`run.sh`:
```
#!/bin/bash
# the make line also repeats each setting of config.mk as NAME=value (left out here)
make -C /OpenROAD-flow-scripts/flow DESIGN_CONFIG=/design/flow/config.mk WORK_HOME=/design/flow/orfs CLKGATE_MAP_FILE= finish
```
`config.mk`:
```
export PLATFORM = sky130hd
export DESIGN_NAME = ARM
export DESIGN_NICKNAME = ARM
export VERILOG_FILES = /design/flow/design.v
export SDC_FILE = /design/flow/constraint.sdc
export NUM_CORES = 4
export LEC_CHECK = 0
export ABC_AREA = 1
export CAP_MARGIN = 40
export CORE_MARGIN = 2
export CORE_UTILIZATION = 72
export CTS_CLUSTER_SIZE = 10
export PLACE_DENSITY = 0.38
export SETUP_SLACK_MARGIN = 2.16
export SLEW_MARGIN = 30
```
`constraint.sdc`:
```
create_clock -name core_clock -period 13.1 [get_ports {clk}]
set_input_delay 2.6200 -clock core_clock [delete_from_list [all_inputs] [get_ports {clk}]]
set_output_delay 2.6200 -clock core_clock [all_outputs]
set_load 0.01 [all_outputs]
```
`design.v`:
```
module MUX #(parameter LENGTH = 1) (
  input  [LENGTH-1:0] in_1, 
  input  [LENGTH-1:0] in_2, 
  input               select,
  output [LENGTH-1:0] out
);
  assign out = select == 1'b0 ? in_1 : in_2;
endmodule
module MUX3 #(parameter LENGTH = 1) (
  input  [LENGTH-1:0] in_1,
  input  [LENGTH-1:0] in_2,
  input  [LENGTH-1:0] in_3,
  input  [1:0]        select,
  output [LENGTH-1:0] out
);
  assign out = 
    select == 2'b00 ? in_1 :
    select == 2'b01 ? in_2 :
    in_3;
endmodule
module ALU(
  input             cin,
  input      [3:0]  exec_cmd,
  input      [31:0] val_1,
  input      [31:0] val_2,
  output     [3:0]  status_bits,
  output reg [31:0] alu_res
);
  reg v, cout;
  wire z, n;
  assign n = alu_res[31];
  assign z = (alu_res == 32'b0) ? 1'b1 : 1'b0;
  assign status_bits = {z, cout, n, v};
  always @(*) begin
    alu_res = 32'b0;
    cout = 1'b0;
    v = 1'b0;
    case(exec_cmd)
      4'b0001: begin
        alu_res = val_2;
      end
      4'b1001: begin
        alu_res = ~val_2;
      end
      4'b0010: begin
        { cout, alu_res } = val_1 + val_2;
        v = ((val_1[31] == val_2[31]) & (alu_res[31] == ~val_1[31]));
      end
      4'b0011: begin
        { cout, alu_res } = val_1 + val_2 + cin;
        v = ((val_1[31] == val_2[31]) & (alu_res[31] == ~val_1[31]));
      end
      4'b0100: begin
        { cout, alu_res } = { val_1[31], val_1 } - { val_2[31], val_2 };
        v = ((val_1[31] == ~val_2[31]) & (alu_res[31] == ~val_1[31]));
      end
      4'b0101: begin
        { cout, alu_res } = { val_1[31], val_1 } - { val_2[31], val_2 } - { 32'b0, ~cin };
        v = cout ^ alu_res[31];
      end
      4'b0110: begin
        alu_res = val_1 & val_2;
      end
      4'b0111: begin
        alu_res = val_1 | val_2;
      end
      4'b1000: begin
        alu_res = val_1 ^ val_2;
      end
    endcase
  end
endmodule
module Condition_Check (
  input      [3:0] cond,
  input      [3:0] status,
  output reg       result
);
  wire z, c, n, v;
  assign { z, c, n, v } = status;
  always @(*) begin
    result = 1'b0;
    case (cond)
      4'b0000: begin
        result = z;
      end
      4'b0001: begin
        result = ~z;
      end
      4'b0010: begin
        result = c;
      end
      4'b0011: begin
        result = ~c;
      end
      4'b0100: begin
        result = n;
      end
      4'b0101: begin
        result = ~n;
      end
      4'b0110: begin
        result = v;
      end
      4'b0111: begin
        result = ~v;
      end
      4'b1000: begin
        result = c & ~z;
      end
      4'b1001: begin
        result = ~c & z;
      end
      4'b1010: begin
        result = (n & v) | (~n & ~v);
      end
      4'b1011: begin
        result = (n & ~v) | (~n & v);
      end
      4'b1100: begin
        result = ~z & ((n & v) | (~n & ~v));
      end
      4'b1101: begin
        result = z & ((n & ~v) | (~n & v));
      end
      4'b1110: begin
        result = 1'b1;
      end
      default begin
        result = 1'b0;
      end
    endcase
  end
endmodule
module Control_Unit(
  input            s_in,
  input      [1:0] mode,
  input      [3:0] op_code,
  output reg       MEM_r_en,
  output reg       MEM_w_en,
  output reg       WB_en,
  output reg       s_out,
  output reg       b,
  output reg [3:0] exec_cmd
);
  always @(op_code, mode, s_in) begin
    exec_cmd = 4'b0000;
    MEM_r_en = 1'b0;
    MEM_w_en = 1'b0;
    WB_en = 1'b0;
    b = 1'b0;
    s_out = s_in;
    case (mode)
      2'b00: begin
        case (op_code)
          4'b1101: begin
            WB_en = 1'b1;
            exec_cmd = 4'b0001;
          end
          4'b1111: begin
            WB_en = 1'b1;
            exec_cmd = 4'b1001;
          end
          4'b0100: begin
            WB_en = 1'b1;
            exec_cmd = 4'b0010;
          end
          4'b0101: begin
            WB_en = 1'b1;
            exec_cmd = 4'b0011;
          end
          4'b0010: begin
            WB_en = 1'b1;
            exec_cmd = 4'b0100;
          end
          4'b0110: begin
            WB_en = 1'b1;
            exec_cmd = 4'b0101;
          end
          4'b0000: begin
            WB_en = 1'b1;
            exec_cmd = 4'b0110;
          end
          4'b1100: begin
            WB_en = 1'b1;
            exec_cmd = 4'b0111;
          end
          4'b0001: begin
            WB_en = 1'b1;
            exec_cmd = 4'b1000;
          end
          4'b1010: begin
            exec_cmd = 4'b0100;
          end
          4'b1000: begin
            exec_cmd = 4'b0110;
          end 
        endcase
      end
      2'b01: begin
        case (s_in)
          1'b1: begin
            MEM_r_en = 1'b1;
            exec_cmd = 4'b0010;
            WB_en = 1'b1;
          end
          1'b0: begin
            MEM_w_en = 1'b1;
            exec_cmd = 4'b0010;
          end
        endcase
      end
      2'b10: begin
        b = 1'b1;
      end
    endcase
  end
endmodule
module Val2_Generator(
  input             imm,
  input             MEM_write_or_read_en,
  input      [11:0] shift_operand,
  input      [31:0] rm,
  output reg [31:0] val_2
);
  always @(*) begin
    if (MEM_write_or_read_en) begin
      val_2 = { 20'b0, shift_operand };
    end
    else if (imm) begin
      val_2 = { 24'b0, shift_operand[7:0] };
      val_2 = { val_2, val_2 } >> { shift_operand[11:8], 1'b0 };
    end
    else begin
      if (shift_operand[6:5] == 2'b00)
        val_2 = rm << shift_operand[11:7];
      else if (shift_operand[6:5] == 2'b01)
        val_2 = rm >> shift_operand[11:7];
      else if (shift_operand[6:5] == 2'b10)
        val_2 = rm >>> shift_operand[11:7];
      else if (shift_operand[6:5] == 2'b11) begin
        val_2 = { rm, rm } >> shift_operand[11:7];
      end
      else
        val_2 = rm << shift_operand[11:7];
    end
  end
endmodule
module Register_File (
  input clk, rst, write_back_en,
  input [3:0] src_1, src_2, WB_dest,
  input [31:0] WB_result,
  output [31:0] reg_1, reg_2
);
  reg [31:0] registers[0:14];
  assign reg_1 = registers[src_1];
  assign reg_2 = registers[src_2];
  integer i;
  always @(negedge clk, posedge rst) begin
    if (rst) begin
      for (i = 0; i < 15; i = i + 1)
        registers[i] <= i;
    end
    else if (write_back_en) begin
      registers[WB_dest] = WB_result;
    end
    else begin
      for (i = 0; i < 15; i = i + 1)
        registers[i] <= registers[i];
    end
	end
endmodule
module Status_Register (
  input            clk,
  input            rst,
  input            s,
  input      [3:0] status_bits_in,
  output reg [3:0] status_bits_out
);
	always @(negedge clk, posedge rst) 
	begin
		if (rst) begin
		  status_bits_out <= 4'b0;
		end
		else if (s) begin
      status_bits_out <= status_bits_in;
    end
    else begin
      status_bits_out <= status_bits_out;
    end
	end
endmodule
module Forwarding_Unit (
  input enable,
  input [3:0] src_1, src_2,
  input [3:0] WB_dest, MEM_dest,
  input WB_wb_en, MEM_wb_en,
  output reg [1:0] sel_src_1, sel_src_2
);
  always @(*) begin
    sel_src_1 = 2'b00;
    sel_src_2 = 2'b00;
    if (enable) begin
      if (WB_wb_en == 1'b1) begin
        if (WB_dest == src_1) begin
          sel_src_1 = 2'b10;
        end
        if (WB_dest == src_2) begin
          sel_src_2 = 2'b10; 
        end 
      end
      if (MEM_wb_en == 1'b1) begin
        if (MEM_dest == src_1) begin
          sel_src_1 = 2'b01;
        end
        if (MEM_dest == src_2) begin
          sel_src_2 = 2'b01; 
        end
      end
    end
  end
endmodule
module Hazard_Detection_Unit(
  input forwarding_enable, EXE_WB_en, MEM_WB_en, two_src, EXE_MEM_r_en,
  input [3:0] src_1, src_2, EXE_dest, MEM_dest,
	output reg hazard_detected
);
  always @(*) begin
    hazard_detected = 1'b0;
    if (~forwarding_enable) begin
      if (src_1 == EXE_dest & EXE_WB_en == 1'b1)
        hazard_detected = 1'b1;
      else if (src_1 == MEM_dest & MEM_WB_en == 1'b1)
        hazard_detected = 1'b1;
      else if (src_2 == EXE_dest & EXE_WB_en == 1'b1 & two_src == 1'b1)
        hazard_detected = 1'b1;
      else if (src_2 == MEM_dest & MEM_WB_en == 1'b1 & two_src == 1'b1)
        hazard_detected = 1'b1;
      else
        hazard_detected = 1'b0;
    end
    else if (EXE_MEM_r_en) begin
      if (src_1 == EXE_dest & EXE_WB_en == 1'b1)
        hazard_detected = 1'b1;
      else if (src_2 == EXE_dest & EXE_WB_en == 1'b1 & two_src == 1'b1)
        hazard_detected = 1'b1;
      else
        hazard_detected = 1'b0;
    end
    else
      hazard_detected = 1'b0;
  end
endmodule
module PC (
  input             clk,
  input             rst,
  input             freeze,
  input      [31:0] pc_in,
  output reg [31:0] pc_out
);
  always @(posedge clk, posedge rst) begin
    if (rst) pc_out <= 32'b0;
    else if (freeze) pc_out <= pc_out;
    else pc_out <= pc_in;
  end
endmodule
module IF_Stage (
  input         clk,
  input         rst,
  input         freeze,
  input         branch_taken,
  input  [31:0] branch_addr,
  input  [31:0] instruction_in,
  output [31:0] pc,
  output [31:0] instruction_address,
  output [31:0] instruction
);
  wire[31:0] mux_in, mux_out, pc_increment, pc_in, pc_out;
  MUX #(.LENGTH(32)) mux (
    .in_1(mux_in),
    .in_2(branch_addr),
    .select(branch_taken),
    .out(mux_out)
  );
  PC pc_module(
    .clk(clk),
    .rst(rst),
    .freeze(freeze),
    .pc_in(pc_in),
    .pc_out(pc_out)
  );
  assign instruction_address = pc_out;
  assign instruction = instruction_in;
  assign pc_in = mux_out;
  assign pc_increment = pc_out + 4;
  assign mux_in = pc_increment;
  assign pc = pc_increment;
endmodule
module IF_Stage_Reg (
  input             clk,
  input             rst,
  input             freeze,
  input             flush,
  input      [31:0] pc_in,
  input      [31:0] instruction_in,
  output reg [31:0] pc_out,
  output reg [31:0] instruction_out
);
  always @(posedge clk, posedge rst) begin
    if (rst) begin
      pc_out <= 32'b0;
      instruction_out <= 32'b0;
    end
    else if (flush) begin
      pc_out <= 32'b0;
      instruction_out <= 32'b0;
    end
    else if (freeze) begin
      pc_out <= pc_out;
      instruction_out <= instruction_out;
    end
    else begin
      pc_out <= pc_in;
      instruction_out <= instruction_in;
    end
  end
endmodule 
module ID_Stage (
  input clk, rst, hazard, WB_wb_en,
  input [3:0] WB_dest, status,
  input [31:0] pc_in, instruction, WB_value,
  output two_src, imm_out, MEM_r_en_out, MEM_w_en_out, WB_enable_out, s_out, b_out,
  output [3:0] dest, exec_cmd_out, src_1, src_2,
  output [11:0] shift_operand,
  output [23:0] signed_immed_24,
  output [31:0] pc_out, val_rm, val_rn
);
  wire [3:0] mux_1_out;
  wire MEM_w_en;
  assign src_1 = instruction[19:16];  
  assign src_2 = mux_1_out;
  MUX #(.LENGTH(4)) mux_1 (
    .in_1(instruction[3:0]),  
    .in_2(instruction[15:12]),  
    .select(MEM_w_en),
    .out(mux_1_out)
  );
  Register_File register_file (
    .clk(clk),
    .rst(rst),
    .write_back_en(WB_wb_en),
    .src_1(instruction[19:16]),  
    .src_2(mux_1_out),
    .WB_dest(WB_dest),
    .WB_result(WB_value),
    .reg_1(val_rn),
    .reg_2(val_rm)
  );
  wire MEM_r_en, WB_enable, s, b;
  wire [3:0] exec_cmd;
  Control_Unit control_unit (
		.mode(instruction[27:26]),  
    .op_code(instruction[24:21]),  
		.s_in(instruction[20]),  
		.exec_cmd(exec_cmd),
		.MEM_r_en(MEM_r_en),
    .MEM_w_en(MEM_w_en),
		.WB_en(WB_enable),
    .s_out(s),
		.b(b)
	);
  wire [8:0] control_unit_out;
  assign control_unit_out = {
    exec_cmd,
    MEM_r_en,
    MEM_w_en,
    WB_enable,
    s,
    b
  };
  wire condition_check_out;
  Condition_Check condition_check (
    .cond(instruction[31:28]),  
    .status(status),
    .result(condition_check_out)
  );
  wire [8:0] mux_2_out;
  MUX #(.LENGTH(9)) mux_2 (
    .in_1(control_unit_out),
    .in_2(9'b0),
    .select((~condition_check_out) | hazard),
    .out(mux_2_out)
  );
  assign {
    exec_cmd_out,
    MEM_r_en_out,
    MEM_w_en_out,
    WB_enable_out,
    s_out,
    b_out
  } = mux_2_out;
  assign two_src = ~instruction[25] | MEM_w_en;
  assign pc_out = pc_in;
  assign imm_out = instruction[25];  
  assign dest = instruction[15:12];  
  assign shift_operand = instruction[11:0];  
  assign signed_immed_24 = instruction[23:0];  
endmodule
module ID_Stage_Reg (
  input clk, rst, flush, freeze, imm_in, MEM_r_en_in, MEM_w_en_in, WB_enable_in, s_in, b_in,
  input [3:0] status_in, exec_cmd_in, dest_in, src_1_in, src_2_in,
  input [11:0] shift_operand_in,
  input [23:0] signed_immed_24_in,
  input [31:0] pc_in, val_rm_in, val_rn_in, 
  output reg imm_out, MEM_r_en_out, MEM_w_en_out, WB_enable_out, s_out, b_out,
  output reg [3:0] status_out, exec_cmd_out, dest_out, src_1_out, src_2_out,
  output reg [11:0] shift_operand_out,
  output reg [23:0] signed_immed_24_out,
  output reg [31:0] pc_out, val_rm_out, val_rn_out
);
  always @(posedge clk, posedge rst) begin
    if (rst) begin
      status_out <= 4'b0;
      imm_out <= 1'b0;
      MEM_r_en_out <= 1'b0;
      MEM_w_en_out <= 1'b0;
      WB_enable_out <= 1'b0;
      s_out <= 1'b0;
      b_out <= 1'b0;
      exec_cmd_out <= 4'b0;
      dest_out <= 4'b0;
      src_1_out <= 32'b0;
      src_2_out <= 32'b0;
      shift_operand_out <= 12'b0;
      signed_immed_24_out <= 24'b0;
      pc_out <= 32'b0;
      val_rm_out <= 32'b0;
      val_rn_out <= 32'b0;
    end
    else if (flush & ~freeze) begin
      status_out <= 4'b0;
      imm_out <= 1'b0;
      MEM_r_en_out <= 1'b0;
      MEM_w_en_out <= 1'b0;
      WB_enable_out <= 1'b0;
      s_out <= 1'b0;
      b_out <= 1'b0;
      exec_cmd_out <= 4'b0;
      dest_out <= 4'b0;
      src_1_out <= 32'b0;
      src_2_out <= 32'b0;
      shift_operand_out <= 12'b0;
      signed_immed_24_out <= 24'b0;
      pc_out <= 32'b0;
      val_rm_out <= 32'b0;
      val_rn_out <= 32'b0;
    end
    else if (freeze) begin
      status_out <= status_out;
      imm_out <= imm_out;
      MEM_r_en_out <= MEM_r_en_out;
      MEM_w_en_out <= MEM_w_en_out;
      WB_enable_out <= WB_enable_out;
      s_out <= s_out;
      b_out <= b_out;
      exec_cmd_out <= exec_cmd_out;
      dest_out <= dest_out;
      src_1_out <= src_1_out;
      src_2_out <= src_2_out;
      shift_operand_out <= shift_operand_out;
      signed_immed_24_out <= signed_immed_24_out;
      pc_out <= pc_out;
      val_rm_out <= val_rm_out;
      val_rn_out <= val_rn_out;
    end
    else begin
      status_out <= status_in;
      imm_out <= imm_in;
      MEM_r_en_out <= MEM_r_en_in;
      MEM_w_en_out <= MEM_w_en_in;
      WB_enable_out <= WB_enable_in;
      s_out <= s_in;
      b_out <= b_in;
      exec_cmd_out <= exec_cmd_in;
      dest_out <= dest_in;
      src_1_out <= src_1_in;
      src_2_out <= src_2_in;
      shift_operand_out <= shift_operand_in;
      signed_immed_24_out <= signed_immed_24_in;
      pc_out <= pc_in;
      val_rm_out <= val_rm_in;
      val_rn_out <= val_rn_in;
    end
  end
endmodule 
module EXE_Stage (
  input clk, rst, MEM_r_en_in, MEM_w_en_in, WB_en_in, imm,
  input [1:0] sel_src_1, sel_src_2,
  input [3:0] status, exec_cmd, dest_in,
  input [11:0] shift_operand,
  input [23:0] signed_immed_24,
  input [31:0] val_rm_in, val_rn, pc_in, WB_value, MEM_alu_res,
  output WB_en_out, MEM_r_en_out, MEM_w_en_out, branch_taken,
  output [31:0] branch_address, alu_res,
  output [3:0] status_bits,
  output [31:0] val_rm_out,
  output [3:0] dest_out
);
  wire MEM_write_or_read_en;
  wire [31:0] val_1, val_2, mux_2_out;
  assign MEM_r_en_out = MEM_r_en_in;
  assign MEM_w_en_out = MEM_w_en_in;
  assign WB_en_out = WB_en_in;
  assign dest_out = dest_in;
  assign val_rm_out = mux_2_out;
  assign MEM_write_or_read_en = MEM_r_en_in | MEM_w_en_in;
  MUX3 #(.LENGTH(32)) mux_1 (
    .in_1(val_rn),
    .in_2(MEM_alu_res),
    .in_3(WB_value),
    .select(sel_src_1),
    .out(val_1)
  );
  MUX3 #(.LENGTH(32)) mux_2 (
    .in_1(val_rm_in),
    .in_2(MEM_alu_res),
    .in_3(WB_value),
    .select(sel_src_2),
    .out(mux_2_out)
  );
  Val2_Generator val2_generator(
    .rm(mux_2_out),
    .shift_operand(shift_operand),
    .imm(imm),
    .MEM_write_or_read_en(MEM_write_or_read_en),
    .val_2(val_2)
  );
  ALU alu(
    .val_1(val_1), 
    .val_2(val_2),
    .exec_cmd(exec_cmd),
    .cin(status[2]),
    .alu_res(alu_res),
    .status_bits(status_bits)
  );
  assign branch_address = pc_in + { { 6{ signed_immed_24[23] } }, signed_immed_24, 2'b0 };
endmodule
module EXE_Stage_Reg (
  input             clk,
  input             rst,
  input             freeze,
  input             WB_en_in,
  input             MEM_r_en_in,
  input             MEM_w_en_in,
  input      [3:0]  dest_in,
  input      [31:0] alu_res_in,
  input      [31:0] val_rm_in,
  output reg        WB_en_out,
  output reg        MEM_r_en_out,
  output reg        MEM_w_en_out,
  output reg [3:0]  dest_out,
  output reg [31:0] alu_res_out,
  output reg [31:0] val_rm_out
);
  always @(posedge clk, posedge rst) begin
    if (rst) begin
      WB_en_out <= 1'b0;
      MEM_r_en_out <= 1'b0;
      MEM_w_en_out <= 1'b0;
      alu_res_out <= 32'b0;
      val_rm_out <= 32'b0;
      dest_out <= 4'b0;
    end
    else if (freeze) begin
      WB_en_out <= WB_en_out;
      MEM_r_en_out <= MEM_r_en_out;
      MEM_w_en_out <= MEM_w_en_out;
      alu_res_out <= alu_res_out;
      val_rm_out <= val_rm_out;
      dest_out <= dest_out;
    end
    else begin
      WB_en_out <= WB_en_in;
      MEM_r_en_out <= MEM_r_en_in;
      MEM_w_en_out <= MEM_w_en_in;
      alu_res_out <= alu_res_in;
      val_rm_out <= val_rm_in;
      dest_out <= dest_in;
    end
  end
endmodule
module SRAM_Controller(
  input clk, rst, write_en, read_en,
  input [31:0] address, write_data,
  output ready, SRAM_UB_N, SRAM_LB_N, SRAM_WE_N, SRAM_CE_N, SRAM_OE_N,
  output [16:0] SRAM_ADDR,
  output [31:0] read_data,
  output [31:0] SRAM_DQ_OUT,
  input  [31:0] SRAM_DQ_IN
);
  assign SRAM_UB_N = 1'b0;
  assign SRAM_LB_N = 1'b0;
  assign SRAM_CE_N = 1'b0;
  assign SRAM_OE_N = 1'b0;
  wire [31:0] base_address;
  assign base_address = address - 1024;
  wire [16:0] final_address;
  assign final_address = base_address[17:2];
  reg [1:0] present_state, next_state;
  parameter IDLE_STATE = 2'b00, READ_STATE = 2'b01, WRITE_STATE = 2'b10;
  reg [2:0] sram_counter, sram_next_counter;
  always @(posedge clk, posedge rst) begin
    if (rst) begin
      present_state <= 0;
      sram_counter <= 0;
    end
    else begin
      present_state <= next_state;
      sram_counter <= sram_next_counter;
    end
  end
  always @(*) begin
    next_state <= (present_state == IDLE_STATE && read_en) 
      ? READ_STATE 
      : (present_state == IDLE_STATE && write_en) 
        ? WRITE_STATE 
        : (present_state == READ_STATE && sram_counter != 3'd5) 
          ? READ_STATE 
          : (present_state == WRITE_STATE && sram_counter != 3'd5) 
            ? WRITE_STATE 
            : IDLE_STATE;
    sram_next_counter <= (present_state == READ_STATE && sram_counter != 3'd5) 
      ? sram_counter + 1 
      : (present_state == WRITE_STATE && sram_counter != 3'd5) 
        ? sram_counter + 1 
        : 3'b0;
  end
  assign ready = (present_state == READ_STATE && sram_counter != 3'd5) 
    ? 1'b0 
    : (present_state == WRITE_STATE && sram_counter != 3'd5) 
      ? 1'b0 
      : ((present_state == IDLE_STATE) && (read_en || write_en)) 
        ? 1'b0 
        : 1'b1;
  assign SRAM_DQ_OUT = write_data;
  assign SRAM_WE_N = (present_state == WRITE_STATE && sram_counter != 3'd5) ? 1'b0 : 1'b1;
  assign SRAM_ADDR = final_address;
  assign read_data = SRAM_DQ_IN;
endmodule
module MEM_Stage (
  input clk, rst, WB_en_in, MEM_r_en_in, MEM_w_en,
  input [3:0] dest_in,
  input [31:0] alu_res_in, val_rm,
  output WB_en_out, MEM_r_en_out, SRAM_WE_N, ready,
  output [16:0] SRAM_ADDR, 
  output [3:0] dest_out,
  output [31:0] data_mem_out, alu_res_out,
  output [31:0] SRAM_DQ_OUT,
  input  [31:0] SRAM_DQ_IN
);
  wire [3:0] SRAM_controller;
  assign alu_res_out = alu_res_in;
  assign WB_en_out = WB_en_in;
  assign MEM_r_en_out = MEM_r_en_in;
  assign dest_out = dest_in;
  SRAM_Controller sram_controller (
    .clk(clk), 
    .rst(rst), 
    .write_en(MEM_w_en), 
    .read_en(MEM_r_en_in),
    .address(alu_res_in), 
    .write_data(val_rm),
    .ready(ready), 
    .SRAM_UB_N(SRAM_controller[0]), 
    .SRAM_LB_N(SRAM_controller[1]), 
    .SRAM_WE_N(SRAM_WE_N), 
    .SRAM_CE_N(SRAM_controller[2]), 
    .SRAM_OE_N(SRAM_controller[3]),
    .SRAM_ADDR(SRAM_ADDR),
    .read_data(data_mem_out),
    .SRAM_DQ_OUT(SRAM_DQ_OUT),
    .SRAM_DQ_IN(SRAM_DQ_IN)
);
endmodule
module MEM_Stage_Reg (
  input clk, rst, freeze, WB_en_in, MEM_r_en_in, 
  input [3:0] dest_in,
  input [31:0] alu_res_in, data_mem_in,
  output reg WB_en_out, MEM_r_en_out, 
  output reg [3:0] dest_out,
  output reg [31:0] alu_res_out, data_mem_out
);
  always @(posedge clk, posedge rst) begin
    if (rst) begin
      WB_en_out <= 1'b0;
      MEM_r_en_out <= 1'b0;
      alu_res_out <= 32'b0;
      dest_out <= 4'b0;
      data_mem_out <= 32'b0;
    end
    else if (freeze) begin
      WB_en_out <= WB_en_out;
      MEM_r_en_out <= MEM_r_en_out;
      alu_res_out <= alu_res_out;
      dest_out <= dest_out;
      data_mem_out <= data_mem_out;
    end
    else begin
      WB_en_out <= WB_en_in;
      MEM_r_en_out <= MEM_r_en_in;
      alu_res_out <= alu_res_in;
      dest_out <= dest_in;
      data_mem_out <= data_mem_in;
    end
  end
endmodule
module WB_Stage(
	input         clk,
	input         rst,
	input         MEM_r_en,
	input  [31:0] alu_res,
	input  [31:0] data_mem,
	output [31:0] WB_value
);
  MUX #(.LENGTH(32)) mux (
    .in_1(alu_res),
    .in_2(data_mem),
    .select(MEM_r_en),
    .out(WB_value)
  );
endmodule
module ARM (
  input         clk,
  input         rst,
  output [31:0] IMEM_ADDR,
  input  [31:0] IMEM_DATA,
  output        SRAM_WE_N,
  output [16:0] SRAM_ADDR,
  output [31:0] SRAM_DQ_OUT,
  input  [31:0] SRAM_DQ_IN
);
  wire [3:0] SW = 4'b1000;
  wire branch_taken, s, WB_en, hazard, SRAM_freeze;
  wire [1:0] sel_src_1, sel_src_2;
  wire [3:0] status_bits, WB_dest, src_1, src_2, forwarding_src_1, forwarding_src_2;
  wire [31:0] branch_address, WB_value, MEM_alu_res_in;
  wire [31:0] IF_pc_out, IF_instruction_out;
  IF_Stage if_stage (
    .clk(clk),
    .rst(rst),
    .freeze(hazard | ~SRAM_freeze),
    .branch_taken(branch_taken),
    .branch_addr(branch_address),
    .instruction_in(IMEM_DATA),
    .pc(IF_pc_out),
    .instruction_address(IMEM_ADDR),
    .instruction(IF_instruction_out)
  );
  wire [31:0] ID_pc_in, ID_instruction_in;
  IF_Stage_Reg if_stage_reg (
    .clk(clk),
    .rst(rst),
    .freeze(hazard | ~SRAM_freeze),
    .flush(branch_taken),
    .pc_in(IF_pc_out),
    .instruction_in(IF_instruction_out),
    .pc_out(ID_pc_in),
    .instruction_out(ID_instruction_in)
  );
  wire ID_two_src, ID_imm, ID_MEM_r_en, ID_MEM_w_en, ID_WB_enable, ID_s, ID_b;
  wire [3:0] ID_dest, ID_exec_cmd;
  wire [11:0] ID_shift_operand;
  wire [23:0] ID_signed_immed_24;
  wire [31:0] ID_pc_out, ID_val_rm, ID_val_rn;
  ID_Stage id_stage (
    .clk(clk),
    .rst(rst),
    .hazard(hazard),
    .WB_value(WB_value),
    .WB_wb_en(WB_en),
    .status(status_bits),
    .WB_dest(WB_dest),
    .pc_in(ID_pc_in),
    .instruction(ID_instruction_in),
    .two_src(ID_two_src),
    .imm_out(ID_imm),
    .MEM_r_en_out(ID_MEM_r_en),
    .MEM_w_en_out(ID_MEM_w_en),
    .WB_enable_out(ID_WB_enable),
    .s_out(ID_s),
    .b_out(ID_b),
    .dest(ID_dest),
    .exec_cmd_out(ID_exec_cmd),
    .src_1(src_1),
    .src_2(src_2),
    .shift_operand(ID_shift_operand),
    .signed_immed_24(ID_signed_immed_24),
    .pc_out(ID_pc_out),
    .val_rm(ID_val_rm),
    .val_rn(ID_val_rn)
  );
  wire EXE_MEM_r_en_in, EXE_MEM_w_en_in, EXE_WB_enable_in, EXE_imm;
  wire [3:0] EXE_status, EXE_cmd, EXE_dest_in;
  wire [11:0] EXE_shift_operand;
  wire [23:0] EXE_signed_immed_24;
  wire [31:0] EXE_pc_in, EXE_val_rm_in, EXE_val_rn;
  ID_Stage_Reg id_stage_reg (
    .clk(clk),
    .rst(rst),
    .flush(branch_taken),
    .freeze(~SRAM_freeze),
    .status_in(status_bits),
    .imm_in(ID_imm),
    .MEM_r_en_in(ID_MEM_r_en), 
    .MEM_w_en_in(ID_MEM_w_en), 
    .WB_enable_in(ID_WB_enable), 
    .s_in(ID_s), 
    .b_in(ID_b),
    .exec_cmd_in(ID_exec_cmd), 
    .dest_in(ID_dest),
    .src_1_in(src_1),
    .src_2_in(src_2),
    .shift_operand_in(ID_shift_operand),
    .signed_immed_24_in(ID_signed_immed_24),
    .pc_in(ID_pc_out),
    .val_rm_in(ID_val_rm), 
    .val_rn_in(ID_val_rn),
    .status_out(EXE_status), 
    .imm_out(EXE_imm), 
    .MEM_r_en_out(EXE_MEM_r_en_in), 
    .MEM_w_en_out(EXE_MEM_w_en_in), 
    .WB_enable_out(EXE_WB_enable_in), 
    .s_out(s), 
    .b_out(branch_taken),
    .exec_cmd_out(EXE_cmd),
    .dest_out(EXE_dest_in),
    .src_1_out(forwarding_src_1),
    .src_2_out(forwarding_src_2),
    .shift_operand_out(EXE_shift_operand),
    .signed_immed_24_out(EXE_signed_immed_24),
    .pc_out(EXE_pc_in),
    .val_rm_out(EXE_val_rm_in), 
    .val_rn_out(EXE_val_rn)
  );
  wire EXE_WB_en_out, EXE_MEM_r_en_out, EXE_MEM_w_en_out;
  wire [3:0] EXE_status_bits, EXE_dest_out;
  wire [31:0] EXE_alu_res, EXE_val_rm_out;
  EXE_Stage exe_stage (
    .clk(clk), 
    .rst(rst), 
    .MEM_r_en_in(EXE_MEM_r_en_in), 
    .MEM_w_en_in(EXE_MEM_w_en_in), 
    .WB_en_in(EXE_WB_enable_in), 
    .imm(EXE_imm), 
    .sel_src_1(sel_src_1), 
    .sel_src_2(sel_src_2),
    .status(EXE_status),
    .exec_cmd(EXE_cmd), 
    .dest_in(EXE_dest_in),
    .shift_operand(EXE_shift_operand),
    .signed_immed_24(EXE_signed_immed_24),
    .val_rm_in(EXE_val_rm_in), 
    .val_rn(EXE_val_rn), 
    .pc_in(EXE_pc_in),
    .WB_value(WB_value), 
    .MEM_alu_res(MEM_alu_res_in),
    .WB_en_out(EXE_WB_en_out), 
    .MEM_r_en_out(EXE_MEM_r_en_out), 
    .MEM_w_en_out(EXE_MEM_w_en_out), 
    .branch_taken(branch_taken), 
    .branch_address(branch_address), 
    .alu_res(EXE_alu_res),
    .status_bits(EXE_status_bits),
    .val_rm_out(EXE_val_rm_out),
    .dest_out(EXE_dest_out)
  );
  Status_Register status_register (
    .clk(clk), 
    .rst(rst),
    .s(s),
    .status_bits_in(EXE_status_bits),
    .status_bits_out(status_bits)
  );
  wire MEM_r_en_in, MEM_w_en, MEM_WB_en_in;
  wire [3:0] MEM_dest_in;
  wire [31:0] MEM_val_rm;
  EXE_Stage_Reg exe_stage_reg (
    .clk(clk), 
    .rst(rst), 
    .freeze(~SRAM_freeze),
    .WB_en_in(EXE_WB_en_out), 
    .MEM_r_en_in(EXE_MEM_r_en_out),
    .MEM_w_en_in(EXE_MEM_w_en_out),
    .dest_in(EXE_dest_out),
    .alu_res_in(EXE_alu_res),
    .val_rm_in(EXE_val_rm_out),
    .WB_en_out(MEM_WB_en_in), 
    .MEM_r_en_out(MEM_r_en_in), 
    .MEM_w_en_out(MEM_w_en),
    .dest_out(MEM_dest_in),
    .alu_res_out(MEM_alu_res_in), 
    .val_rm_out(MEM_val_rm)
  );
  wire MEM_WB_en_out, MEM_r_en_out;
  wire [3:0] MEM_dest_out;
  wire [31:0] MEM_alu_res_out, data_mem_out;
  MEM_Stage mem_stage (
    .clk(clk), 
    .rst(rst), 
    .WB_en_in(MEM_WB_en_in), 
    .MEM_r_en_in(MEM_r_en_in), 
    .MEM_w_en(MEM_w_en), 
    .dest_in(MEM_dest_in),
    .alu_res_in(MEM_alu_res_in), 
    .val_rm(MEM_val_rm),
    .ready(SRAM_freeze),
    .SRAM_WE_N(SRAM_WE_N),
    .SRAM_ADDR(SRAM_ADDR),
    .WB_en_out(MEM_WB_en_out), 
    .MEM_r_en_out(MEM_r_en_out), 
    .dest_out(MEM_dest_out),
    .data_mem_out(data_mem_out), 
    .alu_res_out(MEM_alu_res_out),
    .SRAM_DQ_OUT(SRAM_DQ_OUT),
    .SRAM_DQ_IN(SRAM_DQ_IN)
  );
  wire WB_MEM_r_en;
  wire [31:0] WB_alu_res, WB_data_mem;
  MEM_Stage_Reg mem_stage_reg (
    .clk(clk), 
    .rst(rst), 
    .freeze(~SRAM_freeze),
    .WB_en_in(MEM_WB_en_out), 
    .MEM_r_en_in(MEM_r_en_out), 
    .dest_in(MEM_dest_out),
    .alu_res_in(MEM_alu_res_out), 
    .data_mem_in(data_mem_out),
    .WB_en_out(WB_en), 
    .MEM_r_en_out(WB_MEM_r_en), 
    .alu_res_out(WB_alu_res),
    .dest_out(WB_dest),
    .data_mem_out(WB_data_mem)
  );
  WB_Stage wb_stage (
    .clk(clk),
    .rst(rst),
    .MEM_r_en(WB_MEM_r_en),
    .alu_res(WB_alu_res),
    .data_mem(WB_data_mem),
    .WB_value(WB_value)
  );
  Hazard_Detection_Unit hazard_detection_unit (
    .forwarding_enable(SW[3]),
    .EXE_WB_en(EXE_WB_en_out),
    .MEM_WB_en(MEM_WB_en_out),
    .two_src(ID_two_src),
    .EXE_MEM_r_en(EXE_MEM_r_en_in),
    .src_1(src_1),
    .src_2(src_2),
    .EXE_dest(EXE_dest_out),
    .MEM_dest(MEM_dest_out),
    .hazard_detected(hazard)
  );
  Forwarding_Unit forwarding_unit (
    .enable(SW[3]),
    .src_1(forwarding_src_1), 
    .src_2(forwarding_src_2),
    .WB_dest(WB_dest), 
    .MEM_dest(MEM_dest_out),
    .WB_wb_en(WB_en), 
    .MEM_wb_en(MEM_WB_en_out),
    .sel_src_1(sel_src_1), 
    .sel_src_2(sel_src_2)
  );
endmodule
```
==> summary.txt, run 1 <==
Physical implementation status

The run stopped with a tool error. It got as far as 5_1_grt and failed there. The first error in the log reads "[ERROR GRT-0232] Routing congestion too high. Check the congestion heatmap in the GUI". Looking at the clock tree report, the H-tree level count equals 3. The tree is rooted in a clkbuf_16. Yosys reports the multiplexer fraction of the synthesized area as 0%. The synthesis run shows the most used standard cells to be nand2_1, inv_1, o21ai_0.

The floorplan has 103 rows. The chip footprint stands at 81,420 um2. Per the GRT congestion report, total overflow comes to 3.

In the synthesized netlist, the number of instances is 8,188. Looking at the gate-level netlist, the highest instance count belongs to nand2_1. The and-or/or-and share of the synthesized area stands at 20.46%.

Per the synth stats, the proportion of register bits with asynchronous set or reset is 100.0%. In the synthesis report, Yosys lists the chip area as 56,990 um2. The core region area stands at 78,610 um2. The total of warnings raised by yosys stands at 15.

As logged by OpenROAD, the buffers inserted on ports number 146. Per the synthesis report, the number of distinct cell types is 67. The synthesized-area fraction occupied by xor and xnor cells stands at 1.080%.

The register bit count reported by yosys stands at 862. Across every metal layer, demand over resource in global routing totals 69.28%. Buffers inserted to repair hold after CTS numbered 0.

After synthesis, the cell types taking the most area are dfrtn_1, dfrtp_1, nand2_1. Grouping non-sequential cells by family puts the most area in simple AND/OR/NAND/NOR gates. Looking at the cell usage after synthesis, the top flip-flop cell is dfrtn_1. The cell-mix breakdown from Yosys lists the adder-cell area share as 3.157%. The die height stands at 285.4 um. Sorting the Yosys area breakdown by cell type puts at the top dfrtn_1. The number of I/O pins stands at 148. At the floorplan stage, the core utilization is reported as 72.50%. The number of synthesized flops with an enable pin stands at 0. The final weighted congestion in routability-driven placement stands at 1.321. The worst-case clock buffer depth stands at 3.

The mapped netlist covers 56,990 um2. After synthesis, the design contains 8,188 cells according to Yosys. A synthesized cell averages 6.961 um2. The half-perimeter wire length after placement stands at 166.9 mm. The portion of the post-synthesis area used by sequential elements stands at 37.91%.

The number of clock buffers added by TritonCTS is 98. Counting every net in the synthesized netlist gives 8,396. Per the synthesis report, the simple-gate share of the synthesized area is 27.08%. The number of sinks driven by the clock tree stands at 862.

The top-area cell type share of the netlist area stands at 20.02%. According to the floorplan report, the die width is 285.4 um.
[layer usage]
| metal | GRT usage [%] | GRT overflow |
|---|---|---|
| met3 | 50.65 | 0 |
| met4 | 57.54 | 2 |
| met2 | 85.44 | 1 |
| met1 | 76.13 | 0 |
| met5 | 27.50 | 0 |
[repair_timing]
item	4_1_cts
endpoints found under the setup margin	4
pin swaps	86
setup buffers	69
cloned	6
gates resized	346
[metrics by stage]
step                      cells  instance area, um2  setup slack [ns]
after CTS                  9444               66010            0.7269
after global placement     9168               60620           -0.1085
after detailed placement   9176               60750          -0.07164
after floorplan            8188               57450            -7.565
==> inputs of run 2 (changes only) <==
Settings changed: ABC_AREA 1 to default, CORE_UTILIZATION 72 to 40, CTS_CLUSTER_SIZE 10 to default, PLACE_DENSITY 0.38 to default, SETUP_SLACK_MARGIN 2.16 to 1.0.
Clock period 13.1 ns to 20.0 ns, I/O delays scaled along.
==> summary.txt, run 2 <==
Implementation progress

The flow ran to the end and the layout has no timing, DRC or antenna violations. CTS added clock buffers totalling 97. The number of rows in the core area stands at 136. The register-to-register setup slack stands at 1.30 ns.

The final layout net count stands at 7,004. With fillers left out, the area of the finished cells amounts to 63,940 um2. The total via count after detailed routing stands at 56,560.

Once routing completed, OpenROAD measured the worst setup slack at 1.298 ns. By startpoint and endpoint, the worst setup path is classified as register to register. The first global-routing pass estimated 378.4 mm of wire.

STA on the placed design reports a worst setup slack of 0.8190 ns. In this run, the synthesized area fraction spent on and/or/nand/nor cells is recorded as 18.92%. In this run the tightest slew margin relative to its limit is 34.31%. Among the non-sequential cells, AND-OR/OR-AND gates take the most area.

For the worst setup path, the data required time is 10.50 ns. The clock-pin transition on the worst setup and hold timing paths stands at 0.06 ns. The cell count after synthesis came out at 6,734. The capture point of the critical path was reported as status_register.status_bits_out[0]. The synthesized netlist occupies a cell area of 55,470 um2.

The post-route worst hold slack stands at 0.4459 ns. Of all flip-flops after synthesis, the portion carrying an async set or reset was 100.0%. The number of nets handed over by synthesis was 6,942. For this run, the register share of the synthesized area comes to 38.95%. Per the placement report, the placed cell count is 8,442. The routed wire length stands at 263.7 mm. The main area contributors are dfrtn_1, dfrtp_1, nand2_1.

The final weighted congestion in routability-driven placement stands at 1.086. Per the post-route antenna check, the number of violating nets is 0. The kind of cell with the highest combined delay along the critical path is AND-OR/OR-AND gates. The transition time recorded at the tightest slew-check pin is 0.9751 ns. During synthesis, Yosys emitted a total of 15 warnings. The leftover overflow at the end of global routing stands at 0. Summing over the stages, the warning tally comes to 132. The per-cell via count in the routed design stands at 6.520.

The number of DRC violations after detailed routing stands at 0. The critical path buffer and inverter count stands at 7. From synthesis to final layout, the design area changed by 15.26%.

The launch point of the worst min-delay path is recorded as id_stage.register_file.registers[0][10]. The via count of the first global-routing pass stands at 53,060. The tree is rooted in a clkbuf_16. The global routing report lists combined usage of all routing layers as 36.25%.

In this run the full chip footprint comes out at 141,700 um2. The final cell count without fillers stands at 8,675. The share of cell area taken by muxes after synthesis stands at 4.545%. The DRC violation total after the first TritonRoute iteration stands at 7,252. The worst hold path terminates at id_stage.register_file.registers[0][10]. In this run the maximum-capacitance check reported violations numbering 0. Once synthesis finished, the tally of register bits stood at 862. STA lists the endpoint of the worst register-to-register path as status_register.status_bits_out[0]. Once layout is complete, the utilization of the core stands at 46.50%. Counting pins that exceed their max-slew limit in the final report gives 0. The total setup violations reported at the end of the flow stands at 0. 148 I/O pins were placed.

For this run, the chip area from Yosys synthesis comes to 55,470 um2. The detailed-routing iteration count for the pre-antenna-repair pass stands at 9. Once placement finished, the instance area stood at 60,070 um2. After layout, the setup clock skew is reported as 0.1008 ns.

Per the placement log, port buffering inserted 146 buffers. The die height stands at 376.4 um. Of the post-synthesis cell area, the dominant cell type holds 20.57%. Summed over all nets, the half-perimeter wirelength after detailed placement is 180.2 mm. The synth_stat.txt file lists the number of cells as 6,734. The floorplan step records an initial core utilization of 40.35%.

STA classifies the critical path startpoint as a register. Setup total negative slack on the finished layout was measured at 0 ns. The and-or/or-and share of the synthesized area stands at 26.32%.

The launch point of the worst register-to-register path is recorded as exe_stage_reg.dest_out[2]. Per the synthesis report, the number of distinct cell types is 101. The delay of the slowest critical-path stage stands at 0.75 ns. The instance count on the critical path stands at 32. For reference, the post-synthesis area per instance comes to 8.238 um2. The number of synthesized flops with an enable pin stands at 0. The largest total area in the synthesized netlist belongs to dfrtn_1.

Among the stages of the critical path, the cell type that occurs most often is buf_4. After detailed routing, the average wire length per cell comes to 30.40 um. The largest net degree at the start of global routing stands at 156. The die width stands at 376.4 um. The latest clock arrival within the worst-skew pair stands at 0.75 ns. Looking at the critical path, the highest net fanout was 30. The synthesized netlist devotes 3.243% of its cell area to adder and majority cells. The count of final hold-check violations stands at 0.

The core region is 137,500 um2. The depth of the worst register-to-register path stands at 32. The data arrival time at the worst-slack endpoint stands at 9.20 ns.

Looking at the critical path, the single cell with the biggest stage delay is nor3_1. Setup repair after global routing left no endpoint under its margin. The worst-case clock buffer depth stands at 3. The synthesized-area fraction occupied by xor and xnor cells stands at 3.016%. Looking at the gate-level netlist, the highest instance count belongs to nand2_1. Note that the worst hold path type here is register to register. In this run the worst setup path begins at exe_stage_reg.dest_out[2].

The worst setup path is captured at a register. TritonCTS built the clock tree. The number of cells traversed by the worst hold path stands at 2. The count of H-tree levels built during CTS stands at 3.

In the synthesized netlist, the cells that appear most often are nand2_1, nor2_1, a21oi_1. The initial antenna violation count stands at 7.

Among all flip-flop cells after synthesis, the most frequent one is dfrtn_1. The CTS log lists the clock sinks for this run as 862.
==> run 2: cell type report <==
cell class	instances	area, um2
tap	1794	2245
inverter	152	579.3
sequential	862	21620
multi-input combinational	5166	31670
antenna	1	2.502
clock buffer	144	2775
clock inverter	67	629.4
timing repair buffer	489	4415
fill	13510	73560
==> run 2: what timing repair did <==
action,in CTS,in global routing
gates cloned,0,2
resized,3,30
pin swaps,0,3
hold buffers,0,0
endpoints found under the hold margin,0,0
setup buffers,0,5
endpoints found under the setup margin,3,4
==> run 2: metal layers <==
metal  routed length [um]  track usage (%)  vias up
li1                     -                -    24640
met1               106500            48.95    27720
met2               110700            52.82     3395
met3                28600            8.904      808
met4                17820            20.69        6
met5                   34                0        -
==> inputs of run 3 (changes only) <==
Settings changed: ABC_AREA from default to 0, CELL_PAD_IN_SITES_DETAIL_PLACEMENT from default to 1, CELL_PAD_IN_SITES_GLOBAL_PLACEMENT from default to 0, CORE_UTILIZATION 40 to 17, GPL_ROUTABILITY_DRIVEN from default to 0, GPL_TIMING_DRIVEN from default to 1, HOLD_SLACK_MARGIN from default to -0.0, MAX_ROUTING_LAYER from default to met5, MIN_ROUTING_LAYER from default to met1, SETUP_SLACK_MARGIN 1.0 to 2.83, SLEW_MARGIN 30 to 0, TNS_END_PERCENT from default to 45.
==> summary.txt, run 3 <==
Implementation progress

For this run, the register share of the synthesized area comes to 38.95%. The die width stands at 575.2 um. The initial antenna violation count is 27.

Yosys stat counts 6,734 cells in the synthesized netlist. The critical path ends at status_register.status_bits_out[3]. Recorded from the global router log, the overflow total was 0.

Data arrives at the worst endpoint at 8.97 ns. Warnings reported by Yosys during synthesis add up to 15. The share of synthesized cell area in and, or, nand and nor gates stands at 18.92%. The worst setup path is captured at a register. Counting along the longest clock path gives a buffer depth of 3. The most critical hold endpoint after final layout shows a slack of 0.4506 ns.

The area growth from synthesis to final layout stands at 23.73%. Setup repair after global routing could not meet its margin everywhere.

Summing all multiplexer cells gives an area fraction of 4.545%. The number of buffers and inverters on the critical path is 3. The required time of the critical path stands at 10.70 ns. Yosys reports that the most numerous cell types are nand2_1, nor2_1, a21oi_1. Of all cell types, the one taking the most synthesized area is dfrtn_1. The final timing report lists a max-slew violation count of 0. Counting every instance in the synthesized netlist gives 6,734. STA lists the startpoint of the worst hold path as id_stage.register_file.registers[0][20]. The instance count after placement with tap cells included stands at 10,870. The final layout contains routed wiring with a total length of 285.3 mm. The worst register-to-register path ends at status_register.status_bits_out[3].

The final report lists the setup-violating endpoint count as 0. The total number of warnings across the stage logs stands at 135. Before antenna repair, the detailed router went through 14 iterations. The run finished with no timing, DRC or antenna violations.

The synthesis report lists the most area-consuming cells as dfrtn_1, dfrtp_1, nand2_1. STA classifies the critical path startpoint as a register. The vertical die dimension reported for this design is 575.2 um.

The share of synthesized area in the top cell type comes to 20.57%. Per the placement log, port buffering inserted 146 buffers. The clock-pin transition on the worst setup and hold timing paths stands at 0.07 ns. Summing the areas of all compound-gate instances in the mapped netlist gives 26.32% of the synthesized area. In this design, the stage delay of the slowest critical-path cell is 0.84 ns. Detailed routing inserted a total of 59,680 vias.

The starting utilization of the core area stands at 17.09%. The global-route wire length before repair stands at 411.6 mm. The via count of the first global-routing pass is 58,940.

The largest driver fanout on the critical path stands at 14. The number of nets produced by synthesis stands at 6,942. Grouping stages by cell kind, the critical path spends the most delay in simple AND/OR/NAND/NOR gates.

The later pin in the worst-skew pair is clocked with a latency of 0.77 ns. The chip area estimate from yosys synthesis stands at 55,470 um2. For the pin with the worst max-slew slack, the measured transition is 1.094 ns. The number of DRC violations after detailed routing stands at 0.

In this run the maximum-capacitance check reported violations numbering 0. TritonCTS built the clock tree.

Buffers inserted during clock tree synthesis total 96. The number of cells on the worst reg-to-reg path is 30. In the post-synthesis netlist, the cell with the most instances is nand2_1.

The finished design was reported to have a net count of 7,007. The number of synthesized flops with an enable pin stands at 0. Detailed placement ended at an HPWL of 187.0 mm. Per the OpenROAD timing report, the critical path contains 30 cells. Entering global routing, the biggest net connects 138 pins. The core region area stands at 324,500 um2. The tally of unique sky130hd cells used after synthesis stands at 101.

The startpoint identified for the worst register-to-register timing path is mem_stage_reg.dest_out[0]. The number of cells on the worst hold path is listed as 2. Yosys reported that registers with async set or reset make up 100.0%. The number of hold-repair buffers added at the cts stage stands at 0. The register bit count reported by yosys stands at 862. The final core utilization stands at 21.15%.

For this run, the number of standard cells in the final layout without fillers is 11,220. The chip occupies 330,900 um2. The violation tally recorded at the end of detailed-routing iteration 0 is 9,298. Summing the areas of all xor and xnor instances in the mapped netlist gives 3.016% of the synthesized area. Post-synth the commonest register cell is dfrtn_1.

Looking at the hold checks, the worst path lands on id_stage.register_file.registers[0][20]. The routed length per instance stands at 25.43 um. The overall fraction of global-route tracks in use stands at 16.49%. In the synthesized netlist, the dominant kind of combinational cell is AND-OR/OR-AND gates.

In the setup report, the worst path falls into the class register to register. Using the TritonRoute via totals, the vias-per-cell ratio works out to 5.319. The count of final hold-check violations stands at 0. The mean instance size in the synthesized netlist stands at 8.238 um2. The tree built by TritonCTS fans out to 862 sinks. The register-to-register setup slack stands at 1.73 ns.

For reference, the critical path is launched at mem_stage_reg.dest_out[0]. The tree is rooted in a clkbuf_16. In this run the cell area of the synthesized design comes to 55,470 um2. The number of nets still failing antenna checks after routing stands at 0. The number of rows in the core area stands at 209. The count of H-tree levels built during CTS stands at 3. The number of I/O pins stands at 148. Of the total synthesized cell area, the portion taken by full adders, half adders and majority gates is 3.243%. The slew check shows that the tightest pin keeps a relative margin of 26.28%. According to the hold report, the worst path is of the register to register type.

For this design, the slowest cell found on the critical path is nor4_1. Across the routed clock network, the largest skew measured is 0.1195 ns.
[run 3: stage by stage]
stage,TNS (ns),area (um2),setup slack (ns)
floorplan,-2574.31,55480,-5.495
global placement,0,62110,0.5442
detailed placement,0,62600,0.7153
CTS,0,67850,2.296
global route,0,68610,1.503
finish,0,68640,1.734
[run 3: area by class of cell]
class / count / area (um2)
repair buffers: 493 / 4705
clock inverters: 75 / 524.3
clock buffers: 133 / 2816
flip-flops and latches: 862 / 21630
inverters: 152 / 586.8
multi-input cells: 5166 / 32930
diodes: 14 / 35.03
well taps: 4325 / 5411
fillers: 38330 / 255900
[run 3: what timing repair did]
action,in CTS,in global routing
setup buffers,77,31
pin swaps,70,42
gates resized,247,80
setup endpoints to repair,4,4
gates cloned,7,0
[run 3: metal layers]
metal / GRT usage, % / wire, um / vias to the layer above
met1: 19.50 / 103200 / 29300
li1: - / - / 24630
met5: 0.3587 / 498 / -
met3: 5.886 / 35690 / 1472
met2: 24.58 / 121100 / 4241
met4: 12.03 / 24910 / 27
==> inputs of run 4 (changes only) <==
Settings changed: ABC_AREA 0 to 1, CAP_MARGIN 40 to 5, CELL_PAD_IN_SITES_DETAIL_PLACEMENT 1 to 0, CELL_PAD_IN_SITES_GLOBAL_PLACEMENT 0 to default, CORE_UTILIZATION 17 to 70, CTS_CLUSTER_DIAMETER from default to 263, CTS_CLUSTER_SIZE from default to 65, GPL_ROUTABILITY_DRIVEN 0 to 1, HOLD_SLACK_MARGIN -0.0 to -0.03, MAX_ROUTING_LAYER met5 to met4, MIN_ROUTING_LAYER met1 to default, PLACE_DENSITY from default to 0.64, SETUP_SLACK_MARGIN 2.83 to default, SLEW_MARGIN 0 to 25, TNS_END_PERCENT 45 to default.
Clock period 20.0 ns to 10.6 ns, I/O delays scaled along.
==> summary.txt, run 4 <==
Physical implementation status

The flow did not finish. It got as far as 5_1_grt and failed there. The first error in the log reads "[ERROR GRT-0232] Routing congestion too high. Check the congestion heatmap in the GUI". Ranked by total cell area, the synthesized netlist is headed by dfrtn_1, dfrtp_1, nand2_1. Per the synthesis report, the XOR/XNOR share of the synthesized area is 1.080%. The share of the Yosys chip area taken by registers is 37.91%.

Summed over all instances, the cell type with the most area after synthesis is dfrtn_1. After synthesis, the largest area contributor takes up 20.02% of total cell area. After Yosys synthesis, and, or, nand and nor cells account for 27.08% of the synthesized area. The tally of unique sky130hd cells used after synthesis stands at 67. For this configuration, the core starts out at a cell density of 70.76%. Before any placement, the netlist area is recorded as 56,990 um2. The number of hold-repair buffers added at the cts stage stands at 0. The number of I/O pins stands at 148.

The number of buffers created by CTS stands at 17. The chip area estimate from yosys synthesis stands at 56,990 um2. Post-synth the commonest register cell is dfrtn_1.

Global routing used 73.65% of the available tracks. By count the netlist is led by nand2_1, inv_1, o21ai_0. The die width stands at 289.3 um. The half-perimeter wire length after placement stands at 184.5 mm.

The number of cells in Yosys stat stands at 8,188. After synthesis, the mean cell area works out to 6.961 um2. The number of sinks driven by the clock tree stands at 862.

In the synthesized netlist, the dominant kind of combinational cell is simple AND/OR/NAND/NOR gates. The number of placed instances, taps included, is 9,956. In this run, synthesis produced a sequential element count of 862. The count of H-tree levels built during CTS stands at 1. At floorplan, the net count of the design was reported as 8,396. Per the post-synthesis report, the number of cells in the design is 8,188. The synthesis report lists the Yosys warning total as 15. The number of rows in the core area stands at 104.

The leftover overflow at the end of global routing stands at 262. The floorplan step defined a die boundary enclosing 83,720 um2. Buffers placed on the I/O ports in this run total 146. The async set-reset flop share out of synthesis stands at 100.0%.

The root buffer cell chosen for the clock tree is clkbuf_16. The most frequently used library cell after synthesis is nand2_1. Once placement finished, the instance area stood at 66,260 um2.

The and-or/or-and share of the synthesized area stands at 20.46%. The die is 289.3 um tall. The share of cell area taken by muxes after synthesis stands at 0%. In this run the deepest clock path goes through 3 buffers. After Yosys synthesis, full adders, half adders and majority gates account for 3.157% of the synthesized area. Yosys mapped a number of flops with a built-in enable equal to 0. The final weighted congestion in routability-driven placement stands at 1.322. According to the floorplan report, the placeable core area is 80,550 um2.
## run 4: timing repair
action,CTS
gates cloned,5
pin swaps,98
resized,402
setup endpoints to repair,4
buffers inserted,48
## run 4: per-layer routing
| metal | GRT overflow | track usage, % |
|---|---|---|
| met5 | - | - |
| met3 | 19 | 54.91 |
| met1 | 21 | 78.55 |
| met4 | 89 | 63.72 |
| met2 | 133 | 86.84 |
## run 4: metrics by stage
| step | TNS, ns | hold slack [ns] | utilization, % | setup WS, ns |
|---|---|---|---|---|
| CTS | -1.699 | 0.4393 | 85.70 | -0.5736 |
| detailed placement | -4.196 | 0.4333 | 82.26 | -1.188 |
| global placement | -3.580 | 0.4272 | 82.26 | -1.056 |
| floorplan | -5196.68 | 0.4135 | - | -8.315 |
==> inputs of run 5 (changes only) <==
Settings changed: CTS_CLUSTER_DIAMETER 263 to 370, MAX_ROUTING_LAYER met4 to default.
==> summary.txt, run 5 <==
Physical implementation status

By count the netlist is led by nand2_1, inv_1, o21ai_0. Pin placement for this block handled 148 I/O pins. The number of cells reported by Yosys stat comes to 8,188. The number of rows in the core area stands at 104.

The register bit count reported by yosys stands at 862. The fraction of the mapped netlist area in adder cells stands at 3.157%. In the post-synthesis netlist, the biggest area contributors are dfrtn_1, dfrtp_1, nand2_1. Summing every instance area after synthesis gives 56,990 um2. The total overflow left after global routing is 348. Counting flops with a built-in enable in the synthesized netlist gives 0. The core region area stands at 80,550 um2. Among the non-sequential cells, simple AND/OR/NAND/NOR gates take the most area. In this run, distinct cell masters in the synthesized netlist total 67.

Measured along the x axis, the die boundary spans 289.3 um. The final weighted congestion in routability-driven placement stands at 1.292. The async set-reset flop share out of synthesis stands at 100.0%. Looking at the cell usage after synthesis, the top flip-flop cell is dfrtn_1. Measured along the y axis, the die boundary spans 289.3 um.

The share of cell area taken by muxes after synthesis stands at 0%. The biggest area contributor in the post-synthesis netlist is dfrtn_1. According to the logs, the last stage reached was 5_1_grt. The number of input and output port buffers inserted stands at 146. For this run, the chip area from Yosys synthesis comes to 56,990 um2. The run stopped with a tool error.

The starting utilization of the core area stands at 70.76%. The number of sinks driven by the clock tree stands at 862. The overall die size recorded for this design is 83,720 um2.

Counting every net in the synthesized netlist gives 8,396. After technology mapping, the gate count stands at 8,188. For this run, the number of Yosys warnings is 15. In the post-synthesis netlist, the cell with the most instances is nand2_1. The count of H-tree levels built during CTS stands at 1. The half-perimeter wire length after placement stands at 184.5 mm. A synthesized cell averages 6.961 um2. The number of buffers created by CTS stands at 17. The worst-case clock buffer depth stands at 3.

The synthesized-area fraction occupied by xor and xnor cells stands at 1.080%. The overall fraction of global-route tracks in use stands at 72.50%. The first error in the log reads "[ERROR GRT-0232] Routing congestion too high. Check the congestion heatmap in the GUI". The share of synthesized cell area in and, or, nand and nor gates stands at 27.08%. The cell sitting at the root of the clock tree is a clkbuf_16. The cell-mix breakdown from Yosys lists the compound-gate area share as 20.46%.

The top-area cell type share of the netlist area stands at 20.02%. The portion of the post-synthesis area used by sequential elements stands at 37.91%.
[run 5: what timing repair did]
item                       in CTS
buffers inserted               71
hold buffers                    0
setup endpoints to repair       4
cloned                          5
gates resized                 473
pin swaps                     152
[run 5: through the flow]
stage / setup WS (ns) / std cells / utilization (%) / instance area (um2)
3_5_place_dp: -1.188 / 9956 / 82.26 / 66260
2_1_floorplan: -8.315 / 8188 / - / 57000
4_1_cts: -0.5506 / 10090 / 86.37 / 69570
3_3_place_gp: -1.056 / 9956 / 82.26 / 66260
[run 5: routing by layer]
metal  track usage [%]  GRT overflow
met2             87.22           174
met3             54.72            20
met4             64.21           126
met5             31.76             0
met1             78.50            28
==> inputs of run 6 (changes only) <==
Settings changed: CAP_MARGIN 5 to 20, CORE_UTILIZATION 70 to 57, CTS_CLUSTER_DIAMETER 370 to 263, CTS_CLUSTER_SIZE 65 to default, HOLD_SLACK_MARGIN -0.03 to 0.27, PLACE_DENSITY 0.64 to default, PLACE_DENSITY_LB_ADDON from default to 0.1, SETUP_SLACK_MARGIN from default to 0.97.
Clock period 10.6 ns to 10.5 ns, I/O delays scaled along.
==> summary.txt, run 6 <==
Implementation progress

Entering global routing, the biggest net connects 128 pins. Synthesis produced 8,188 cells. CTS placed an instance of clkbuf_16 at the clock tree root.

The worst setup path is launched from a register. Per the detail_route report, the via count comes to 71,580. Summing every instance area after synthesis gives 56,990 um2.

At the floorplan stage, the core utilization is reported as 57.74%. For reference, XOR and XNOR gates occupy 1.080% of the area reported after synthesis. In this run, synthesis produced a sequential element count of 862.

After clock tree synthesis, the clock-pin slew on the worst setup and hold paths is 0.06 ns.

Yosys reported that registers with async set or reset make up 100.0%. Per the run summary, max-cap violations total 0.

The data arrival time at the worst-slack endpoint stands at 7.07 ns. The number of buffers created by CTS stands at 89. The relative slew slack stands at 13.15%.

Setup repair after global routing could not meet its margin everywhere. Sorting the Yosys area breakdown by cell type puts at the top dfrtn_1. Global routing finished with a remaining overflow of 0. The global-route wire length before repair stands at 424.3 mm.

The launch point of the critical path was reported as mem_stage_reg.MEM_r_en_out. Per the gpl log, the routability congestion estimate is 1.156. The initial antenna violation count is 20. In this run the standard cell core region covers 98,710 um2. The critical path in this run is classified as register to register. Per the placement log, port buffering inserted 146 buffers. After detailed routing, the average wire length per cell comes to 27.34 um.

The floorplan has 115 rows. The synthesis run identifies the leading combinational cell family as simple AND/OR/NAND/NOR gates. Each instance of the synthesized netlist takes up on average 6.961 um2. The worst register-to-register path ends at status_register.status_bits_out[0].

The synthesis report lists the Yosys warning total as 15. Note, the detailed placer reported a final HPWL of 209.4 mm. The slack of the critical path stands at -1.318 ns. Summed over its instances, the top area cell type makes up 20.02% of the synthesized netlist area. STA reports the tightest min-delay check as being of type register to register. The count of final hold-check violations stands at 0. The pin closest to its max-slew limit shows a slew of 1.301 ns.

Per the synthesis report, the number of distinct cell types is 67. The overall fraction of global-route tracks in use stands at 55.31%. The share of synthesized cell area in and, or, nand and nor gates stands at 27.08%. Adding up every negative setup slack in the final design gives -5.165 ns. The depth of the worst register-to-register path stands at 43. The final layout net count stands at 9,518. After Yosys synthesis, full adders, half adders and majority gates account for 3.157% of the synthesized area. The number of hold-repair buffers added at the cts stage stands at 0. The report lists the violated layout checks as setup timing. For this run, the leading register cell type out of synthesis is dfrtn_1. In the final report, the number of endpoints failing setup comes to 4. The number of DRC violations after detailed routing stands at 0. TritonCTS built the clock tree.

The count of H-tree levels built during CTS stands at 3. The worst hold path terminates at id_stage.register_file.registers[8][13]. The instance count on the critical path stands at 43. The main area contributors are dfrtn_1, dfrtp_1, nand2_1.

The required time of the critical path stands at 5.75 ns. The DRC violation total after the first TritonRoute iteration stands at 13,510. The pre-CTS setup check shows a worst slack of -1.635 ns. The most critical setup path has its endpoint at status_register.status_bits_out[0]. The latest clock arrival within the worst-skew pair stands at 0.74 ns. After synthesis, the most frequently instantiated cells are nand2_1, inv_1, o21ai_0.

Grouping stages by cell kind, the critical path spends the most delay in simple AND/OR/NAND/NOR gates. For the worst min-delay path, the startpoint reported by OpenROAD is id_stage.register_file.registers[8][13]. The die height stands at 320.2 um. The total number of warnings across the stage logs stands at 134. Looking at the critical path, the single cell with the biggest stage delay is dfrtp_2. The layout has 7,342 filler cells. The worst-case clock buffer depth stands at 3.

After detailed routing, the number of vias per cell comes to 6.697. Per the post-run analysis, buffers plus inverters along the critical path come to 5. Yosys instantiated no cell more often than nand2_1. For flop-to-flop paths, the worst setup slack is -1.32 ns. The most critical hold endpoint after final layout shows a slack of 0.4341 ns. STA classifies the critical path endpoint as a register.

The area recorded from the Yosys report for this design is 56,990 um2. The chip footprint stands at 102,500 um2. For this design, the sink count on the clock tree is 862. The largest driver fanout on the critical path stands at 17. The run finished, with violations left.

The detailed-routing iteration count for the pre-antenna-repair pass stands at 14. The die is 320.2 um wide. Synthesis produced a netlist with a net count of 8,396. On the worst path, the slowest cell contributes a delay of 0.61 ns. The total non-filler cell area in the finished layout stands at 74,070 um2. In this design, the critical path's most frequently occurring cell is nand2_1.

The via count of the first global-routing pass stands at 68,160. The number of cells reported by Yosys stat comes to 8,188. The share of cell area taken by muxes after synthesis stands at 0%. On the final layout, the worst clock skew is 0.09814 ns. Per the detailed-route log, wirelength across all metal layers totals 292.2 mm. Sequential cells were found to cover 37.91% of the synthesized design area. Per the final report, max-transition violations number 0.

The number of nets still failing antenna checks after routing stands at 0. The placed standard-cell area stands at 68,850 um2. The number of I/O pins stands at 148. The post-synth count of flops with an enable pin is 0.

Relative to the synthesized area, the layout overhead comes to 29.97%. The number of cells traversed by the worst hold path stands at 2. The launch point of the worst register-to-register path is recorded as mem_stage_reg.MEM_r_en_out. The cell-mix breakdown from Yosys lists the compound-gate area share as 20.46%.
[run 6: what timing repair did]
item,in CTS,in global routing
setup buffers,29,19
setup endpoints to repair,4,4
gates resized,256,149
cloned,4,0
pin swaps,54,61
[run 6: layout make-up]
type / count / area (um2) / area share, %
inverter: 1042 / 3925 / 5.299
sequential: 862 / 21610 / 29.18
tap: 1287 / 1610 / 2.174
antenna: 15 / 37.54 / 0.05067
clock buffer: 129 / 2529 / 3.414
timing repair buffer: 1478 / 12160 / 16.42
multi-input combinational: 5809 / 31650 / 42.73
clock inverter: 65 / 546.8 / 0.7381
[run 6: per-stage QoR]
| step | instances | util [%] |
|---|---|---|
| after floorplan | 8188 | - |
| after global placement | 10430 | 69.75 |
| after detailed placement | 10430 | 69.75 |
| after CTS | 10650 | 74.25 |
| after global routing | 10670 | 75.01 |
| final | 10690 | 75.05 |
[run 6: per-layer routing]
| layer | GRT usage, % | part of all wire, % | up-vias |
|---|---|---|---|
| met5 | 0.5201 | 0.091 | - |
| met4 | 40.58 | 9.9 | 26 |
| met3 | 27.06 | 18 | 2109 |
| met2 | 75.84 | 38 | 6782 |
| met1 | 66.80 | 34 | 32870 |
| li1 | - | - | 29790 |
